==> amber: inputs <==
==> flow/design.v <==
module i16_mul(
    input signed [15:0] A,
    input signed [15:0] B,
    output signed [31:0] P
);
assign P = A * B;
endmodule
module i18_mul(
    input signed [17:0] A,
    input signed [15:0] B_coef,
    output signed [33:0] P
);
assign P = A * B_coef;
endmodule
module i36_acc(
    input signed [33:0] A,
    input signed [31:0] B,
    input signed [35:0] _Z,
    output signed [35:0] S
);
wire signed [35:0] A_ext = {{2{A[33]}}, A};
wire signed [35:0] B_ext = {{4{B[31]}}, B};
assign S = A_ext + B_ext + _Z;
endmodule
module i36_delay(
    input CLK,
    input RST,
    input signed [35:0] STORE,
    output reg signed [35:0] READ
);
always @ (posedge CLK, negedge RST) begin
    if (!RST) begin
        READ <= 0;
    end else begin
        READ <= STORE;
    end
end
endmodule
module i36_trunc(
    input signed [35:0] A,
    output reg signed [15:0] B_sat,
    output reg signed [17:0] B
);
wire signed [35:0] shifted_inter = (A >>> 14);
wire signed [21:0] shifted = shifted_inter[21:0];
always @(*) begin
    B = $signed(shifted[17:0]);
    if (shifted > 22'sd32767) B_sat = 16'sd32767;
    else if (shifted < -22'sd32768) B_sat = -16'sd32768;
    else B_sat = $signed(shifted[15:0]);
end
endmodule
module i16_biquad(
    input CLK, RST,
    input unsigned [15:0] A,
    output signed [15:0] B,
    input signed [15:0] b_0,
    input signed [15:0] b_1,
    input signed [15:0] b_2,
    input signed [15:0] a_1,
    input signed [15:0] a_2
);
wire signed [17:0] feedback;
wire signed [31:0] P_b0;
wire signed [31:0] P_b1;
wire signed [31:0] P_b2;
wire signed [33:0] P_a1;
wire signed [33:0] P_a2;
wire signed [35:0] S_0;
wire signed [35:0] S_1;
wire signed [35:0] S_2;
wire signed [35:0] Z_0;
wire signed [35:0] Z_1;
i16_mul mul_b0(
    .A(A),
    .B(b_0),
    .P(P_b0)
);
i16_mul mul_b1(
    .A(A),
    .B(b_1),
    .P(P_b1)
);
i16_mul mul_b2(
    .A(A),
    .B(b_2),
    .P(P_b2)
);
i18_mul mul_a1(
    .A(feedback),
    .B_coef(a_1),
    .P(P_a1)
);
i18_mul mul_a2(
    .A(feedback),
    .B_coef(a_2),
    .P(P_a2)
);
i36_acc ACC_0(
    .A(P_a2),
    .B(P_b2),
    ._Z(36'sd0),
    .S(S_0)
);
i36_acc ACC_1(
    .A(P_a1),
    .B(P_b1),
    ._Z(Z_0),
    .S(S_1)
);
i36_acc ACC_2(
    .A(34'sd0),
    .B(P_b0),
    ._Z(Z_1),
    .S(S_2)
);
i36_delay DELAY_0(
    .CLK(CLK),
    .RST(RST),
    .STORE(S_0),
    .READ(Z_0)
);
i36_delay DELAY_1(
    .CLK(CLK),
    .RST(RST),
    .STORE(S_1),
    .READ(Z_1)
);
i36_trunc OUT(
    .A(S_2),
    .B(feedback),
    .B_sat(B)
);
endmodule
==> flow/run.sh <==
#!/bin/bash
# the make line also repeats each setting of config.mk as NAME=value (left out here)
make -C /OpenROAD-flow-scripts/flow DESIGN_CONFIG=/design/flow/config.mk WORK_HOME=/design/flow/orfs CLKGATE_MAP_FILE= finish
==> flow/config.mk <==
export PLATFORM = sky130hd
export DESIGN_NAME = i16_biquad
export DESIGN_NICKNAME = i16_biquad
export VERILOG_FILES = /design/flow/design.v
export SDC_FILE = /design/flow/constraint.sdc
export NUM_CORES = 4
export LEC_CHECK = 0
export ABC_AREA = 1
export CAP_MARGIN = 0
export CORE_MARGIN = 2
export CORE_UTILIZATION = 72
export CTS_CLUSTER_DIAMETER = 373
export CTS_CLUSTER_SIZE = 100
export SETUP_SLACK_MARGIN = -0.58
export SLEW_MARGIN = 20
export TNS_END_PERCENT = 10
==> flow/constraint.sdc <==
create_clock -name core_clock -period 5.8 [get_ports {CLK}]
set_input_delay 1.1600 -clock core_clock [delete_from_list [all_inputs] [get_ports {CLK}]]
set_output_delay 1.1600 -clock core_clock [all_outputs]
set_load 0.01 [all_outputs]
==> raven (differences from amber) <==
PLACE_DENSITY = 0.4   (was default)
TNS_END_PERCENT = default   (was 10)
==> sierra (differences from amber) <==
ABC_AREA = default   (was 1)
CORE_UTILIZATION = 65   (was 72)
CTS_CLUSTER_DIAMETER = 240   (was 373)
CTS_CLUSTER_SIZE = 97   (was 100)
PLACE_DENSITY = 0.38   (was default)
SETUP_SLACK_MARGIN = default   (was -0.58)
TNS_END_PERCENT = 35   (was 10)
==> flow/constraint.sdc (replaced) <==
create_clock -name core_clock -period 12.5 [get_ports {CLK}]
set_input_delay 2.5000 -clock core_clock [delete_from_list [all_inputs] [get_ports {CLK}]]
set_output_delay 2.5000 -clock core_clock [all_outputs]
set_load 0.01 [all_outputs]
==> fjord (differences from amber) <==
ABC_AREA = default   (was 1)
CAP_MARGIN = 20   (was 0)
CORE_UTILIZATION = 40   (was 72)
CTS_CLUSTER_DIAMETER = default   (was 373)
CTS_CLUSTER_SIZE = default   (was 100)
SETUP_SLACK_MARGIN = default   (was -0.58)
TNS_END_PERCENT = default   (was 10)
==> flow/constraint.sdc (replaced) <==
create_clock -name core_clock -period 15.8 [get_ports {CLK}]
set_input_delay 3.1600 -clock core_clock [delete_from_list [all_inputs] [get_ports {CLK}]]
set_output_delay 3.1600 -clock core_clock [all_outputs]
set_load 0.01 [all_outputs]
==> qor summary <==
metric	sierra	raven	fjord	amber
Critical path depth in cells	51	46	52	-
Antenna-violating nets left	0	0	0	-
DRC Markers	0	0	0	-
And+or+nand+nor area frac	13.0%	12.4%	13.0%	12.4%
Reg2reg setup slack	0.66 ns	-5.58 ns	3.86 ns	-
Final Hold Vio Count	0	0	0	-
Nets in the synthesized netlist	8,133	8,971	8,133	8,971
Clk_skew	0.0113 ns	0.0222 ns	0.0136 ns	-
Register fraction of the total cell area	2.67%	2.48%	2.71%	-
Run status	finished with violations	finished with violations	finished clean	aborted with a tool error
Failing step	-	-	-	global routing (5_1_grt)
Reasons for failing layout checks	negative setup slack	negative setup slack	-	-
Routed length on met3	10.5 mm	34.6 mm	6.86 mm	-
Post-Syn Area	57,500 um2	58,500 um2	57,500 um2	58,500 um2
Portion of synthesized cell area occupied by the leading cell type	56.8%	55.7%	56.8%	55.7%
Die area	90,800 um2	83,600 um2	147,000 um2	83,600 um2
Met2 layer wire length in the routed design	73.0 mm	98.6 mm	77.4 mm	-
Min-delay src	DELAY_0.READ[0]	DELAY_0.READ[0]	DELAY_0.READ[0]	-
Flop count	71	71	71	-
Number of vias per cell	5.30	6.07	4.77	-
# clk buffers	9	10	9	-
Area of the multi-input gates	49,800 um2	50,300 um2	48,600 um2	-
Xor and xnor fraction of the mapped netlist area	1.88%	1.61%	1.88%	1.61%

---

==> trial 45 <==
Starts from the design.v that is shown in full above.
clock: 16.0 ns
lec_check: 0
cap_margin: 20
core_margin: 2
core_utilization: 72
cts_cluster_diameter: 27
cts_cluster_size: 25
place_density_lb_addon: 0.25
slew_margin: 20
run.sh (not shown) runs the stock make flow with config.mk's settings and CLKGATE_MAP_FILE=.
==> trial 84: changes against trial 45 <==
Settings changed: CORE_ASPECT_RATIO set to 0.5, CTS_CLUSTER_DIAMETER 27 to not set, CTS_CLUSTER_SIZE 25 to 43, PLACE_DENSITY_LB_ADDON 0.25 to 0.2, SETUP_SLACK_MARGIN set to 3.38.
==> flow/constraint.sdc (replaced) <==
create_clock -name core_clock -period 13.6 [get_ports {CLK}]
set_input_delay 2.7200 -clock core_clock [delete_from_list [all_inputs] [get_ports {CLK}]]
set_output_delay 2.7200 -clock core_clock [all_outputs]
set_load 0.01 [all_outputs]
==> results.txt <==
fresh numbers from the pnr run: Post-CTS Resized=454, SO Faults=setup timing, PnR worst setup slack=-1.29 ns, Tmin final=14.89 ns, logic share of the area=0.746, via count=44184, run status=complete, but fails checks, crit path from=A[5], Seq area share=0.0263, final number of setup-violating endpoints=49, M2 GR Usage=0.699
That was trial 84.
==> results.txt <==
fresh numbers from the pnr run: hold_buf cts=0, via count=40916, final number of setup-violating endpoints=0, logic share of the area=0.777, setup_tns=0 ns, run status=timing/DRC/antenna clean, Seq area share=0.0284, Tmin final=15.69 ns
That was trial 45.

---

==> v34: inputs <==
Starts from the design.v that is shown in full above.
clock: 11.1 ns
lec_check: 0
abc_area: 0
cap_margin: 5
core_aspect_ratio: 0.94
core_margin: 2
core_utilization: 72
cts_cluster_size: 76
gpl_routability_driven: 1
gpl_timing_driven: 1
hold_slack_margin: -0.08
place_density: 0.66
setup_slack_margin: 2.01
slew_margin: 20
tns_end_percent: 80
==> inputs of v24, as changes to v34 <==
- ABC_AREA: 0 -> unset
- CAP_MARGIN: 5 -> 20
- CORE_ASPECT_RATIO: 0.94 -> 0.5
- CTS_CLUSTER_SIZE: 76 -> unset
- GPL_ROUTABILITY_DRIVEN: 1 -> unset
- GPL_TIMING_DRIVEN: 1 -> unset
- HOLD_SLACK_MARGIN: -0.08 -> unset
- PLACE_DENSITY: 0.66 -> unset
- PLACE_DENSITY_LB_ADDON: unset -> 0.2
- SETUP_SLACK_MARGIN: 2.01 -> unset
- TNS_END_PERCENT: 80 -> unset
==> flow/constraint.sdc (replaced) <==
create_clock -name core_clock -period 13.6 [get_ports {CLK}]
set_input_delay 2.7200 -clock core_clock [delete_from_list [all_inputs] [get_ports {CLK}]]
set_output_delay 2.7200 -clock core_clock [all_outputs]
set_load 0.01 [all_outputs]
==> impl_metrics.env <==
# implementation run metrics
export IMPL_crit_start="b_0[12]"
export IMPL_holdWs_ns=0.728
export IMPL_n_tap_cell=1071
export IMPL_fin_ws_ns=-3.33
export IMPL_violations="setup timing"
export IMPL_final_setup_viol_count=78
export IMPL_outcome="complete, but fails checks"
export IMPL_worstSetupEndpoint="DELAY_0.READ[28]$_DFF_PN0_"
-- figures above: v34

==> impl_metrics.env <==
# implementation run metrics
export IMPL_worstSetupEndpoint="DELAY_1.READ[34]$_DFF_PN0_"
export IMPL_fin_ws_ns=-1.40
export IMPL_holdWs_ns=0.758
export IMPL_outcome="complete, but fails checks"
export IMPL_crit_start="b_0[5]"
export IMPL_violations="setup timing"
export IMPL_final_setup_viol_count=46
export IMPL_vias_per_cell=5.76
export IMPL_cts_buffers=9
-- figures above: v24

